== run A ==
## arbiter_puf
module arbiter_puf #(parameter challenge_size = 8, response_width = 24)
					(input logic [challenge_size-1 : 0] challenge,
					input logic clk, reset,
					output logic [response_width-1 : 0] response);
logic [challenge_size-1 : 0] out_lfsr;
logic [31:0] out_muxchain;
logic temp_out_mux1, temp_out_mux2;
logic out_mux1, out_mux2, en;
logic [7:0] count;
logic temp_comp;
logic [response_width-1 : 0] temp_response;
lfsr #(challenge_size) lfsr1(.clk(clk), .en_lfsr(en), .reset(reset), .in_lfsr(challenge), .out_lfsr(out_lfsr));
logic [7:0] out_chain0, out_chain1;
chain c0 (.in(en), .clk(clk), .reset(reset), .challenge(out_lfsr), .out_chain(out_chain0));
chain c1 (.in(en), .clk(clk), .reset(reset), .challenge(out_lfsr), .out_chain(out_chain1));
assign out_muxchain[7:0] = out_chain0;
assign out_muxchain[15:8] = out_chain1;
assign out_muxchain[31:16] = '0;
mux16_1 m3(.in0(out_muxchain[0]), .in1(out_muxchain[1]), .in2(out_muxchain[2]), .in3(out_muxchain[3]), .in4(out_muxchain[4]), .in5(out_muxchain[5]), .in6(out_muxchain[6]), .in7(out_muxchain[7]), .in8(out_muxchain[8]), .in9(out_muxchain[9]), .in10(out_muxchain[10]), .in11(out_muxchain[11]), .in12(out_muxchain[12]), .in13(out_muxchain[13]), .in14(out_muxchain[14]), .in15(out_muxchain[15]), .se(out_lfsr[3:0]), .out(temp_out_mux1)); 
mux16_1 m4(.in0(out_muxchain[16]), .in1(out_muxchain[17]), .in2(out_muxchain[18]), .in3(out_muxchain[19]), .in4(out_muxchain[20]), .in5(out_muxchain[21]), .in6(out_muxchain[22]), .in7(out_muxchain[23]), .in8(out_muxchain[24]), .in9(out_muxchain[25]), .in10(out_muxchain[26]), .in11(out_muxchain[27]), .in12(out_muxchain[28]), .in13(out_muxchain[29]), .in14(out_muxchain[30]), .in15(out_muxchain[31]), .se(out_lfsr[7:4]), .out(temp_out_mux2));
assign  out_mux1 = temp_out_mux1;
assign  out_mux2 = temp_out_mux2;
always_ff@(posedge clk, negedge reset)
begin:SEQ
	if(~reset)
	begin
		count <= '0;
		temp_response <= '0;
		temp_comp <= '0;
		response <= '0;
		en <= 0;
	end
	else
	begin
  ...
export LEC_CHECK = 0
export CAP_MARGIN = 0
export CELL_PAD_IN_SITES_DETAIL_PLACEMENT = 1
export CORE_MARGIN = 2
export CORE_UTILIZATION = 67
export CTS_CLUSTER_SIZE = 71
export GPL_TIMING_DRIVEN = 1
export MAX_ROUTING_LAYER = met5
export SLEW_MARGIN = 20
export TNS_END_PERCENT = 40
create_clock -name core_clock -period 2.39 [get_ports {clk}]
run.sh (not shown) runs the stock make flow with config.mk's settings and CLKGATE_MAP_FILE=.
Run A got as far as clock tree synthesis (4_1_cts), where a tool error ended the run.
Input changes introduced in run B (baseline for comparison: run A):
- MAX_ROUTING_LAYER: met5 -> unset
- GPL_TIMING_DRIVEN: 1 -> unset
- CAP_MARGIN: 0 -> 20
- CTS_CLUSTER_SIZE: 71 -> unset
- TNS_END_PERCENT: 40 -> unset
- CORE_UTILIZATION: 67 -> 72
- ABC_AREA: unset -> 1
- CELL_PAD_IN_SITES_DETAIL_PLACEMENT: 1 -> unset
- the clock period (ns, I/O delays scaled along): 2.39 -> 5.48
Results
Run B has completed all stages; timing, DRC and antenna checks passed.
Run B vs. run A: share of the synthesized netlist area taken by xor and xnor gates ~0 delta, final RePlAce weighted congestion +about 1.2%, fraction of synthesized area in multiplexers dropped 0.76 points.
[inputs] run C vs run B
- ABC_AREA: 1 -> unset
- CORE_UTILIZATION: 72 -> 40
- the clock period (ns, I/O delays scaled along): 5.48 -> 8.0
==> comparison <==
Synthesized cell count, run C vs run B: down by a few percent
Looking at total die area across both flows, run C is the weaker of the two, with run B ahead.
Total cell area reported by yosys after synthesis across run C and run B: no real change.
Between run C and run B, the area fraction in full adders, half adders and majority gates figures differ only marginally.
As far as non-clock buffer area fraction after layout is concerned, run B and run C perform about the same.
Diff run B -> run C | fraction of power consumed by the clock network | increase of 3.5 points
Per the comparison of run C with run B, proportion of cell area occupied by registers down 1.2 points, mapped cell area flat, area growth from synthesis to final layout up 3.0 points.
When run C is set beside run B, its number of placement rows turns out to be about 34% larger.
Setup changes, run C to run D
- swapping 8.0 for 3.86 in the clock period (ns, I/O delays scaled along)
Notes after the runs:
Run D finished all stages; the layout is clean. Taking run C as the reference, in run D core utilization about even; power saw an increase. Between run D and run C, the worst setup slack is higher for run C. Between run D and run C, the overall fraction of global-route tracks in use does not differ in any meaningful way. Clock-buffer cell count: run D vs run C, no meaningful difference. As far as synthesized instance count goes, run D and run C are indistinguishable; the numbers are identical. Compared run C against run D; total number of vias within noise.

---

Starting RTL as in the previous note.
## arbiter_puf
module arbiter_puf #(parameter challenge_size = 8, response_width = 24)
					(input logic [challenge_size-1 : 0] challenge,
					input logic clk, reset,
					output logic [response_width-1 : 0] response);
==> flow/config.mk <==
export PLATFORM = sky130hd
export DESIGN_NAME = arbiter_puf
export DESIGN_NICKNAME = arbiter_puf
export VERILOG_FILES = /design/flow/design.v
export SDC_FILE = /design/flow/constraint.sdc
export NUM_CORES = 4
export LEC_CHECK = 0
export CAP_MARGIN = 20
export CELL_PAD_IN_SITES_DETAIL_PLACEMENT = 2
export CELL_PAD_IN_SITES_GLOBAL_PLACEMENT = 3
export CORE_MARGIN = 5
export CORE_UTILIZATION = 40
export CTS_CLUSTER_DIAMETER = 297
export GPL_TIMING_DRIVEN = 1
export SETUP_SLACK_MARGIN = 1.43
export SLEW_MARGIN = 20
export TNS_END_PERCENT = 45
==> flow/constraint.sdc <==
create_clock -name core_clock -period 5.22 [get_ports {clk}]
set_input_delay 1.0440 -clock core_clock [delete_from_list [all_inputs] [get_ports {clk}]]
set_output_delay 1.0440 -clock core_clock [all_outputs]
set_load 0.01 [all_outputs]
Next try:
==> flow/config.mk (replaced) <==
export PLATFORM = sky130hd
export DESIGN_NAME = arbiter_puf
export DESIGN_NICKNAME = arbiter_puf
export VERILOG_FILES = /design/flow/design.v
export SDC_FILE = /design/flow/constraint.sdc
export NUM_CORES = 4
export LEC_CHECK = 0
export CAP_MARGIN = 20
export CORE_MARGIN = 2
export CORE_UTILIZATION = 72
export PLACE_DENSITY = 0.39
export SLEW_MARGIN = 20
==> flow/constraint.sdc (replaced) <==
create_clock -name core_clock -period 2.97 [get_ports {clk}]
set_input_delay 0.5940 -clock core_clock [delete_from_list [all_inputs] [get_ports {clk}]]
set_output_delay 0.5940 -clock core_clock [all_outputs]
set_load 0.01 [all_outputs]
After rerunning: The changed run finished clean. Total power goes up by 64%. Synthesized cell count stays the same. Via count goes down by about 2.6%. Wire length goes down by about 19%. Die area goes down by about 45%. Utilization goes up by 34 points. Setup slack gets worse by 1.9 ns. Area after synthesis is unchanged.
Next try:
--- a/flow/config.mk
+++ b/flow/config.mk
@@ -7,3 +7,5 @@
 export LEC_CHECK = 0
+export ABC_AREA = 1
 export CAP_MARGIN = 20
+export CORE_ASPECT_RATIO = 1.43
 export CORE_MARGIN = 2
@@ -11,2 +13,4 @@
 export PLACE_DENSITY = 0.39
+export SETUP_SLACK_MARGIN = 0.64
 export SLEW_MARGIN = 20
+export TNS_END_PERCENT = 10
==> flow/constraint.sdc (replaced) <==
create_clock -name core_clock -period 2.2 [get_ports {clk}]
set_input_delay 0.4400 -clock core_clock [delete_from_list [all_inputs] [get_ports {clk}]]
set_output_delay 0.4400 -clock core_clock [all_outputs]
set_load 0.01 [all_outputs]
Effect: Total power came out higher by about 30%. Non-clock buffer count is higher by 61. Synthesized area is about the same. Wire length rises by about 6%. Count of clock-buffer cells in the layout drops by 76.

---

## run 1
arbiter_puf again, from the RTL that the note above started with.
export LEC_CHECK = 0
export CAP_MARGIN = 20
export CELL_PAD_IN_SITES_DETAIL_PLACEMENT = 2
export CELL_PAD_IN_SITES_GLOBAL_PLACEMENT = 2
export CORE_ASPECT_RATIO = 1.83
export CORE_MARGIN = 5
export CORE_UTILIZATION = 40
export CTS_CLUSTER_DIAMETER = 297
export GPL_TIMING_DRIVEN = 0
export SETUP_SLACK_MARGIN = 1.43
export SLEW_MARGIN = 20
export TNS_END_PERCENT = 45
create_clock -name core_clock -period 5.22 [get_ports {clk}]
diff inputs: run 1 => run 2
- clearing TNS_END_PERCENT, which used to be 45
- clearing CORE_ASPECT_RATIO, which used to be 1.83
- clearing CELL_PAD_IN_SITES_DETAIL_PLACEMENT, which used to be 2
- clearing CELL_PAD_IN_SITES_GLOBAL_PLACEMENT, which used to be 2
- clearing CTS_CLUSTER_DIAMETER, which used to be 297
- clearing GPL_TIMING_DRIVEN, which used to be 0
- swapping 40 for 57 in CORE_UTILIZATION
- swapping 5 for 2 in CORE_MARGIN
- clearing SETUP_SLACK_MARGIN, which used to be 1.43
- swapping 5.22 for 3.76 in the clock period (ns, I/O delays scaled along)
Results
Run 2 finished every step from synthesis to the final layout, and the layout passed the timing, DRC and antenna checks. Between run 1 and run 2, the flow reports power dissipated in sequential cells increasing by more than a quarter. In run 2, sequential share of cell area is higher than in run 1. in -> reg as the classification of the worst-slack hold path was reported by run 2, and in -> async by run 1. Run 2 — average routed wire per standard cell about 15% lower, run 1 as reference. When the final numbers for run 1 and run 2 were put side by side, the number of logic stages on the critical path including buffering turned out to be smaller in run 2. Higher critical path arrival among run 1 and run 2: run 1. Going from run 1 to run 2, via count of the first global-routing pass shrank by more than 10%. Synthesized-area fraction occupied by and/or/nand/nor cells came out exactly the same in run 1 and run 2. Power share of the clock group, run 1 and run 2: higher on run 2. Run 2 — clock-cell share of area 0.56 points higher, run 1 as reference. In run 2, worst setup slack is lower than in run 1. Diff run 1..run 2 | multi-input gate count | unchanged.
> inputs changed (run 2 -> run 3)
- a change of CORE_UTILIZATION from 57 to 29
- a change of the clock period (ns, I/O delays scaled along) from 3.76 to 3.86
Results
- Core utilization, run 2 and run 3: larger value in run 2
- Run 2 → run 3: first-pass GRT wire length now sits lower, tally of non-filler cells in the final layout now sits higher.
- The clock network contribution to total cell area of run 3 falls short of that of run 2 by 0.20 points.
- Highest ir drop seen on vdd went up by more than a quarter going from run 2 to run 3.
- From run 2 to run 3, total of max-cap violations did not move at all.
- Clock latency on the worst-skew pair came out higher on run 3 than on run 2.
> inputs changed (run 3 -> run 4)
- swapping 29 for 68 in CORE_UTILIZATION
- swapping 3.86 for 8.86 in the clock period (ns, I/O delays scaled along)
- Compared with run 3, in run 4 largest buffer count on any clock path comparable, layout overhead on the synthesized area moved down, count of clock-buffer cells in the layout lower, longest individual stage delay on the worst path went down 0.20 ns, total vias in the final route rose by 1197.
- Taking run 3 as the reference point, the placement-stage worst setup slack of run 4 rises by 3.19 ns.
- Changes observed in run 4 relative to run 3: clock net sink count barely changed, worst path setup slack after routing moved up, final cell area excluding filler cells -about 3.6%.
> inputs changed (run 4 -> run 5)
- an added SETUP_SLACK_MARGIN of 1.11
- a change of CORE_UTILIZATION from 68 to 40
- a change of the clock period (ns, I/O delays scaled along) from 8.86 to 3.86
[summary]
- Against run 4 as the reference, run 5 delivers a higher instance count along the most critical hold path.
- The setup slack of run 5 is smaller than that of run 4.
- [compare] base=run 4 new=run 5: cell area up 5000 µm², synthesis-to-finish area growth up 2.6 points, core utilization at floorplan down 28 points, number of ordinary and repair buffers in the finished layout up about 60%.
- Hold slack | run 5 below run 4
- Run 5 has completed all stages; timing, DRC and antenna checks passed.
- Half-perimeter wire length of the detailed placement result of run 5 exceeds that of run 4 by a few percent.
- In the route summary, run 5 ends up with a via count below that of run 4.
Power is estimated from default activity; no workload was simulated.
